==> flow/design.v <==
module sync 
( 
    input  logic CLKip, 
    input  logic SIGi,
    output logic SIGo
);
    logic meta_sig;
    always_ff @(posedge CLKip) meta_sig <= SIGi;
    always_ff @(posedge CLKip) SIGo     <= meta_sig;
endmodule
module mem 
    # ( 
    parameter DATA_WIDTH = 32
    ) (
    input  logic                  CLKip,
    input  logic                  RDi,       
    input  logic                  WEi,     
    input  logic [DATA_WIDTH-1:0] DATAi,
    output logic [DATA_WIDTH-1:0] Qo
);
	logic [DATA_WIDTH-1:0] ram;
	always_ff @(posedge CLKip) if (WEi) ram <= DATAi;
	always_ff @(posedge CLKip) if (RDi) Qo <= ram;
endmodule
`timescale 1ns/1ps
module uart_rx 
    # (
    parameter FREQ_CLK  = 100_000_000,  
    parameter DATA_WDTH = 8          
    ) (
    input   wire                    CLKip,  
    input   wire                    RSTi,  
    input   wire                    RXi,  
    input   wire                    BAUD_RATE_RDi,  
    input   wire                    BAUD_RATE_WEi,  
    input   logic [31:0]            BAUD_RATEi,  
    output  logic                   DONEo,  
    output  logic                   READYo,  
    output  logic [DATA_WDTH-1:0]   DATAo  
    );
    int unsigned                    baud_rate;  
    int unsigned                    bit_cntr;  
    int unsigned                    half_bit_cntr;  
    logic                           half_rx_strb;  
    logic                           rx_strb;  
    int unsigned                    clk_count;  
    logic [$clog2(DATA_WDTH+1)-1:0] bit_idx;   
    logic [DATA_WDTH-1:0]           data;  
    logic                           rx;  
    logic                           rst;  
    logic                           done;  
    logic                           ready;  
    logic                           baud_rate_read;  
    logic                           baud_rate_we;  
    int unsigned                    br;  
    sync rx_stab (.CLKip (CLKip), .SIGi (RXi), .SIGo (rx));
    sync rst_stab (.CLKip (CLKip), .SIGi (RSTi), .SIGo (rst));
    sync br_we_stab (.CLKip (CLKip), .SIGi (BAUD_RATE_WEi), .SIGo (baud_rate_we));
    sync br_rd_stab (.CLKip (CLKip), .SIGi (BAUD_RATE_RDi), .SIGo (baud_rate_read));
    mem baud_rate_mem (
        .CLKip  (CLKip),
        .RDi    (baud_rate_read),  
        .WEi    (baud_rate_we),
        .DATAi  (baud_rate), 
        .Qo     (br)
        );
    typedef enum logic [1:0] {       
        IDLE    = 2'h0,
        START   = 2'h1,
        RECEIVE = 2'h2,
        STOP    = 2'h3
    } statetype;
    statetype STATE;
    always_comb begin: calc_bit_value
        baud_rate = BAUD_RATEi;
        bit_cntr = FREQ_CLK / baud_rate;
        half_bit_cntr = bit_cntr >> 1;
    end
always @(posedge CLKip) begin: strobe_logic
    if (rst) begin
        clk_count <= 0;
        half_rx_strb <= 0;
        rx_strb <= 0;
    end else begin
        case (STATE)
            IDLE: begin
                clk_count <= 0;
                half_rx_strb <= 0;
                rx_strb <= 0;
            end
            START: begin
                if (clk_count == half_bit_cntr) begin
                    half_rx_strb <= 1;
                    clk_count <= 0;
                end
                else begin
                    half_rx_strb <= 0;
                    clk_count <= clk_count + 1;
                end                
            end
            RECEIVE: begin
                if (clk_count == bit_cntr) begin
                    rx_strb <= 1;
                    clk_count <= 0;
                end
                else begin
                    rx_strb <= 0;
                    clk_count <= clk_count + 1;
                end                  
            end
            STOP: begin
                if (clk_count == bit_cntr) begin
                    rx_strb <= 1;
                    clk_count <= 0;
                end
                else begin
                    rx_strb <= 0;
                    clk_count <= clk_count + 1;
                end                  
            end  
            default: begin
                clk_count <= 0;
            end
        endcase
    end
end
    always_ff @(posedge CLKip) begin: fsm_uart_rx
        if (rst) begin
            bit_idx     <= 0;
            STATE       <= IDLE;
            done        <= 0;
        end
        else begin
            case (STATE)
                IDLE: begin
                    ready          <= 1;
                    if (rx == 1'b0) STATE <= rx ? IDLE : START;
                end
                START: begin
                    ready          <= 0;
                    done           <= 0;
                    if (half_rx_strb) begin
                        STATE <= rx ? IDLE : RECEIVE;
                    end
                    else begin 
                        STATE <= START;
                    end
                end
                RECEIVE: begin
                    if (rx_strb) begin
                        /*verilator lint_off WIDTHTRUNC*/                        
                        data[bit_idx] <= rx;
                        /*verilator lint_on WIDTHTRUNC*/
                        if (bit_idx < DATA_WDTH-1) begin 
                            bit_idx <= bit_idx + 1;
                        end
                        else begin 
                            bit_idx <= 0;
                            STATE   <= STOP;
                            done    <= 1;
                        end 
                    end
                    else begin
                        STATE <= RECEIVE;
                    end  
                end
                STOP: begin
                    if (rx_strb) STATE <= rx_strb ? IDLE : STOP;
                end
                default: begin
                    STATE <= IDLE;
                end 
            endcase            
        end   
    end 
    always_comb begin: set_out
        DATAo = data;
        READYo = ready;
        DONEo = done;
    end
endmodule
`timescale 1ns/1ps
module fifo #(
    parameter DATA_WIDTH = 8,
    parameter FIFO_DEPTH = 16,
    parameter LOG2_DEPTH = $clog2(FIFO_DEPTH)
) (
    input  logic                     CLKip,
    input  logic                     RSTi,
    input  logic                     WEi,
    input  logic [DATA_WIDTH-1:0]    DATAi,
    input  logic                     RDi,
    output logic [DATA_WIDTH-1:0]    DATAo,
    output logic                     FULLo,
    output logic                     EMPTYo
);
    logic [DATA_WIDTH-1:0] memory [0:FIFO_DEPTH-1];
    logic [LOG2_DEPTH:0]   count;
    logic [LOG2_DEPTH-1:0] wr_ptr;
    logic [LOG2_DEPTH-1:0] rd_ptr;
    logic [1:0] count_state;
    always_ff @(posedge CLKip or posedge RSTi) begin
        if (RSTi) begin
            wr_ptr  <= '0;
            rd_ptr  <= '0;
            count   <= '0;
            count_state <= '0;
        end 
        else begin
            if (WEi && !FULLo) begin: write
                wr_ptr <= (wr_ptr == '1) ? 0 : wr_ptr + 1;
            end
            if (RDi && !EMPTYo) begin: read
                rd_ptr <= (rd_ptr == '1) ? 0 : rd_ptr + 1;
            end
            case ({WEi && !FULLo, RDi && !EMPTYo})
                2'b01:   count <= count - 1;
                2'b10:   count <= count + 1;
                2'b11:   count <= count;
                default: count <= count;
            endcase
        end
    end
    always_ff @(posedge CLKip) begin
        if (!RSTi && WEi && !FULLo) memory[wr_ptr] <= DATAi;
        if (!RSTi && RDi && !EMPTYo) DATAo <= memory[rd_ptr];
    end
    always_comb begin: status
        FULLo  = (count == FIFO_DEPTH);
        EMPTYo = (count == 0);
    end
endmodule
`timescale 1ns/1ps
module uart #(
    parameter CLK_FREQ = 100_000_000,   
    parameter DATA_WIDTH = 8,           
    parameter FIFO_DEPTH = 16           
) (
    input  logic                    CLKip,        
    input  logic                    RSTi,         
    input  logic                    RXi,          
    input  logic [31:0]             BAUD_RATEi,   
    input  logic                    BAUD_RATE_WEi,  
    input  logic                    BAUD_RATE_RDi,  
    output logic                    DONEo,
    output logic [DATA_WIDTH-1:0]   DATAo,  
    output logic                    EMPTYo,   
    output logic                    FULLo     
);
    logic [DATA_WIDTH-1:0] data;
    logic done;
    logic ready;
    logic RDi;
    always_ff @(posedge CLKip) begin
        RDi <= 1;
        DONEo <=done;
    end
    uart_rx #(
        .FREQ_CLK       (CLK_FREQ),
        .DATA_WDTH      (DATA_WIDTH)
    ) uart_rx_inst (
        .CLKip          (CLKip),
        .RSTi           (RSTi),
        .RXi            (RXi),
        .BAUD_RATEi     (BAUD_RATEi),
        .BAUD_RATE_WEi  (BAUD_RATE_WEi),
        .BAUD_RATE_RDi  (BAUD_RATE_RDi),
        .DONEo          (done),
        .READYo         (ready),
        .DATAo          (data)
    );
    fifo #(
        .DATA_WIDTH     (DATA_WIDTH),
        .FIFO_DEPTH     (FIFO_DEPTH)
    ) fifo_inst (
        .CLKip          (CLKip),
        .RSTi           (RSTi),
        .WEi            (done),        
        .DATAi          (data),      
        .RDi            (RDi),          
        .DATAo          (DATAo),      
        .FULLo          (FULLo),      
        .EMPTYo         (EMPTYo)     
    );
endmodule
export LEC_CHECK = 0
export ABC_AREA = 1
export CAP_MARGIN = 20
export CELL_PAD_IN_SITES_DETAIL_PLACEMENT = 0
export CELL_PAD_IN_SITES_GLOBAL_PLACEMENT = 3
export CORE_ASPECT_RATIO = 0.94
export CORE_MARGIN = 2
export CORE_UTILIZATION = 45
export CTS_CLUSTER_DIAMETER = 342
export GPL_ROUTABILITY_DRIVEN = 0
export GPL_TIMING_DRIVEN = 0
export PLACE_DENSITY_LB_ADDON = 0.1
export SETUP_SLACK_MARGIN = -0.56
export SLEW_MARGIN = 10
export TNS_END_PERCENT = 50
create_clock -name core_clock -period 103.0 [get_ports {CLKip}]
run.sh (not shown) runs the stock make flow with config.mk's settings and CLKGATE_MAP_FILE=.
The first run died in global placement without I/O (3_1_place_gp_skip_io) (FLW-0024).
Next try:
==> flow/config.mk (replaced) <==
export PLATFORM = sky130hd
export DESIGN_NAME = uart
export DESIGN_NICKNAME = uart
export VERILOG_FILES = /design/flow/design.v
export SDC_FILE = /design/flow/constraint.sdc
export NUM_CORES = 4
export LEC_CHECK = 0
export CAP_MARGIN = 0
export CORE_MARGIN = 2
export CORE_UTILIZATION = 65
export PLACE_DENSITY = 0.6
export SLEW_MARGIN = 20
==> flow/constraint.sdc (replaced) <==
create_clock -name core_clock -period 68.2 [get_ports {CLKip}]
set_input_delay 13.6400 -clock core_clock [delete_from_list [all_inputs] [get_ports {CLKip}]]
set_output_delay 13.6400 -clock core_clock [all_outputs]
set_load 0.01 [all_outputs]
The changed run died in clock tree synthesis (4_1_cts) with DPL-0038.
Area after synthesis went up by 6.9%.
Die area is lower by 26%.
Synthesized cell count decreases by 5.3%.
Next try:
--- a/flow/config.mk
+++ b/flow/config.mk
@@ -7,6 +7,6 @@
 export LEC_CHECK = 0
-export CAP_MARGIN = 0
+export CAP_MARGIN = 20
 export CORE_MARGIN = 2
-export CORE_UTILIZATION = 65
-export PLACE_DENSITY = 0.6
+export CORE_UTILIZATION = 45
+export SETUP_SLACK_MARGIN = 0.53
 export SLEW_MARGIN = 20
==> flow/constraint.sdc (replaced) <==
create_clock -name core_clock -period 62.0 [get_ports {CLKip}]
set_input_delay 12.4000 -clock core_clock [delete_from_list [all_inputs] [get_ports {CLKip}]]
set_output_delay 12.4000 -clock core_clock [all_outputs]
set_load 0.01 [all_outputs]
=> This time the run produced a layout that fails on setup timing; die size goes up by 44%; area after synthesis does not change; synthesized cell count does not change.
Next try:
--- a/flow/config.mk
+++ b/flow/config.mk
@@ -7,6 +7,7 @@
 export LEC_CHECK = 0
+export ABC_AREA = 1
 export CAP_MARGIN = 20
 export CORE_MARGIN = 2
-export CORE_UTILIZATION = 45
-export SETUP_SLACK_MARGIN = 0.53
+export CORE_UTILIZATION = 58
+export PLACE_DENSITY = 0.79
 export SLEW_MARGIN = 20
==> flow/constraint.sdc (replaced) <==
create_clock -name core_clock -period 65.2 [get_ports {CLKip}]
set_input_delay 13.0400 -clock core_clock [delete_from_list [all_inputs] [get_ports {CLKip}]]
set_output_delay 13.0400 -clock core_clock [all_outputs]
set_load 0.01 [all_outputs]
After rerunning:
- This time the run ended with an error in global routing (5_1_grt), error GRT-0116
- area after synthesis fell by 6.4%
- die size fell by 27%
- synthesized cell count rose by 5.6%
Next try:
--- a/flow/config.mk
+++ b/flow/config.mk
@@ -7,7 +7,7 @@
 export LEC_CHECK = 0
-export ABC_AREA = 1
 export CAP_MARGIN = 20
-export CORE_MARGIN = 2
-export CORE_UTILIZATION = 58
-export PLACE_DENSITY = 0.79
-export SLEW_MARGIN = 20
+export CORE_MARGIN = 7
+export CORE_UTILIZATION = 40
+export CTS_CLUSTER_DIAMETER = 147
+export PLACE_DENSITY = 0.6
+export SLEW_MARGIN = 40
==> flow/constraint.sdc (replaced) <==
create_clock -name core_clock -period 163.0 [get_ports {CLKip}]
set_input_delay 32.6000 -clock core_clock [delete_from_list [all_inputs] [get_ports {CLKip}]]
set_output_delay 32.6000 -clock core_clock [all_outputs]
set_load 0.01 [all_outputs]
The changed run finished clean. Area after synthesis went up by 6.9%. Die area went up by 64%. Synthesized cell count went down by about 5.3%.
Next try:
--- a/flow/config.mk
+++ b/flow/config.mk
@@ -7,7 +7,8 @@
 export LEC_CHECK = 0
+export ABC_AREA = 1
 export CAP_MARGIN = 20
-export CORE_MARGIN = 7
-export CORE_UTILIZATION = 40
-export CTS_CLUSTER_DIAMETER = 147
+export CORE_MARGIN = 2
+export CORE_UTILIZATION = 72
+export CTS_CLUSTER_SIZE = 99
 export PLACE_DENSITY = 0.6
-export SLEW_MARGIN = 40
+export SLEW_MARGIN = 20
==> flow/constraint.sdc (replaced) <==
create_clock -name core_clock -period 134.0 [get_ports {CLKip}]
set_input_delay 26.8000 -clock core_clock [delete_from_list [all_inputs] [get_ports {CLKip}]]
set_output_delay 26.8000 -clock core_clock [all_outputs]
set_load 0.01 [all_outputs]
Outcome: The new run completed without violations. Worst hold slack stays flat. Global-route usage increases by 10 points. Clock skew went down by 0.014 ns. Final area decreases by roughly a tenth. Total power went up by about a fifth. Via count came out lower by roughly a tenth. Setup slack loses 16 ns. Routed wire length drops by a quarter to a third. Non-clock buffer count is lower by 46. Utilization rose by 32 points.
Power is estimated from default activity; no workload was simulated.
